## maple
Design SNN, start of the top module:
module SNN(
	clk,
	rst_n,
	in_valid,
	img,
	ker,
	weight,
	out_valid,
	out_data
);
Size: ~7,300 cells after synthesis, about 390 flip-flops, about 38 I/O pins.
Settings: LEC_CHECK=0, ABC_AREA=1, CAP_MARGIN=20, CORE_MARGIN=2, CORE_UTILIZATION=70, MAX_ROUTING_LAYER=met4, SETUP_SLACK_MARGIN=0.55, SLEW_MARGIN=20; clock period 15.7 ns.
run.sh (not shown) runs the stock make flow with config.mk's settings and CLKGATE_MAP_FILE=.
maple did not finish: a tool error stopped it during 5_1_grt.
Relative to maple, the following input files were edited for onyx:
Settings: an added PLACE_DENSITY_LB_ADDON of 0.07; a deleted MAX_ROUTING_LAYER that had been met4; a change of SETUP_SLACK_MARGIN from 0.55 to 3.97; a change of CORE_UTILIZATION from 70 to 58; a change of the clock period (ns, I/O delays scaled along) from 15.7 to 13.5.
onyx failed in 5_1_grt with GRT-0116. maple: it failed with a tool error in 5_1_grt, so there are no final results. Number of buffers created by CTS: onyx > maple. Status: fraction of the mapped netlist area in compound gates parity (onyx, maple). Proportion of synthesized chip area in sequential cells: maple vs onyx, no meaningful difference. Post-synthesis instance area: onyx vs maple — no meaningful difference. Changes observed in onyx relative to maple: die height higher; post-cts sizing count shows an increase of 415.
#### Input delta (amber over onyx)
Settings: an added PLACE_DENSITY of 0.37; an added CTS_CLUSTER_SIZE of 95; a deleted PLACE_DENSITY_LB_ADDON that had been 0.07; a change of CORE_UTILIZATION from 58 to 66; a deleted ABC_AREA that had been 1; a deleted SETUP_SLACK_MARGIN that had been 3.97; a change of the clock period (ns, I/O delays scaled along) from 13.5 to 15.4.
## What came out
The flow ran to completion for all of onyx and amber but onyx, which stopped partway.
| amber | all stages done | FAIL | setup timing |
In the tables for amber and onyx, number of placed instances with taps included reads lower with amber.
amber — height of the die about 5.4% lower, onyx as reference
Between amber and onyx, setup slack after placement is lower for onyx, amber comes in above that.
Changes observed in amber relative to onyx: count of standard-cell rows decreased by 7 relative to the old numbers; share of the core filled by cells before placement increased by 8.5 points relative to the old numbers.
Edits applied to the flow inputs when going from amber to yarrow:
Settings: PLACE_DENSITY: 0.37 -> unset; CTS_CLUSTER_SIZE: 95 -> unset; CORE_UTILIZATION: 66 -> 40; the clock period (ns, I/O delays scaled along): 15.4 -> 16.5.
yarrow: done, clean on timing, DRC and antenna. Worst-case setup margin in the final layout up 1.75 ns in yarrow wrt amber. Delta (yarrow minus amber): total area of multi-input combinational cells decreased by 3.0% relative to the old numbers, global-route wire length before repair now smaller, total power went down by about 13%, area after synthesis about even. Between amber and yarrow, the flow reports power dissipated in sequential cells decreasing by a few percent. Of the two candidates, amber has the better area inside the core boundary and yarrow the worse one. Compared to amber, yarrow has global-route track usage on met1 19 points lower. Run comparison: yarrow worst setup path endpoint c1.out[18]$_DFFE_PP_; amber worst setup path endpoint out_data[0]$_DFF_PN0_. Number of logic stages on the critical path including buffering in yarrow vs amber: down 17.
#### Input delta (zinc over yarrow)
Settings: CORE_UTILIZATION now 58, was 40; the clock period (ns, I/O delays scaled along) now 13.5, was 16.5.
==> comparison <==
zinc: flow complete, layout not clean; failing: setup timing. Against yarrow as the reference, zinc delivers a higher minimum clock period. From yarrow to zinc the numbers moved as follows: via count of the first global-routing pass picked up an extra about 15%; number of buffers added by the clock tree synthesis step decreased 3.9%. zinc against yarrow: critical path depth saw an increase; portion of total power attributed to the clock network dropped 4.6 points. Compared with yarrow, in zinc via count climbed 8,497; fraction of the cycle the final worst path needs climbed 28 points; met2 global-route usage climbed 24 points; clock skew dropped 0.015 ns; buffer and inverter count on the worst path dropped 1. Design area | zinc above yarrow.


Setup of v37:
SNN again, from the RTL that the note above started with.
==> flow/config.mk <==
export PLATFORM = sky130hd
export DESIGN_NAME = SNN
export DESIGN_NICKNAME = SNN
export VERILOG_FILES = /design/flow/design.v
export SDC_FILE = /design/flow/constraint.sdc
export NUM_CORES = 4
export LEC_CHECK = 0
export CAP_MARGIN = 20
export CELL_PAD_IN_SITES_GLOBAL_PLACEMENT = 0
export CORE_MARGIN = 2
export CORE_UTILIZATION = 65
export CTS_CLUSTER_DIAMETER = 30
export CTS_CLUSTER_SIZE = 33
export GPL_TIMING_DRIVEN = 1
export SLEW_MARGIN = 20
export TNS_END_PERCENT = 35
==> flow/constraint.sdc <==
create_clock -name core_clock -period 15.6 [get_ports {clk}]
set_input_delay 3.1200 -clock core_clock [delete_from_list [all_inputs] [get_ports {clk}]]
set_output_delay 3.1200 -clock core_clock [all_outputs]
set_load 0.01 [all_outputs]
Although it ran to completion, v37 produced a layout that fails the final checks because of setup timing.
Input-level comparison between v24 and v37:
Settings: GPL_TIMING_DRIVEN no longer set, was 1; PLACE_DENSITY now 0.85, previously not set; CTS_CLUSTER_DIAMETER no longer set, was 30; CORE_MARGIN now 4, was 2; CTS_CLUSTER_SIZE no longer set, was 33; CELL_PAD_IN_SITES_GLOBAL_PLACEMENT no longer set, was 0; CORE_UTILIZATION now 23, was 65; TNS_END_PERCENT no longer set, was 35; the clock period (ns, I/O delays scaled along) now 17.0, was 15.6.
==> results <==
- The total inserted antenna cells of v24 is lower than that of v37.
- Compared to v37, v24 has area overhead of the layout relative to synthesis 4.0 points lower.
- On final setup violation count, the lower figure sits with v24, not v37.
- Via count: v24 < v37
- Both conditions hold for v24: the flow ran to the end and the final layout passed the timing, design-rule and antenna checks.
- Layout checks on v37: not met. Flow itself completed; violations: setup timing.
- Against v37, v24 comes in 2300 µm² lower on finished layout cell area.
- Max freq v37 -> v24: improved
Modified inputs, v57 compared to v24
Settings: changing CORE_MARGIN from 4 to 2; setting TNS_END_PERCENT to 5 for the first time; setting HOLD_SLACK_MARGIN to 0.3 for the first time; setting PLACE_DENSITY_LB_ADDON to 0.06 for the first time; removing PLACE_DENSITY (formerly 0.85); changing CORE_UTILIZATION from 23 to 72; setting ABC_AREA to 1 for the first time; changing the clock period (ns, I/O delays scaled along) from 17.0 to 11.2.
[summary]
v57 got as far as 5_1_grt, where a tool error ended the run.
Comparing v24 against v57, there is no change at all in count of hold-fix buffers inserted at cts.
Diff v24 -> v57 | TritonCTS buffer count | up by a few percent
Going from v24 to v57, total placed instance area now larger, multiplexer area fraction after synthesis dropped 1.6 points, final HPWL from detailed placement went up about 23%.
No activity file was given, so power comes from the tool's default toggle rates.
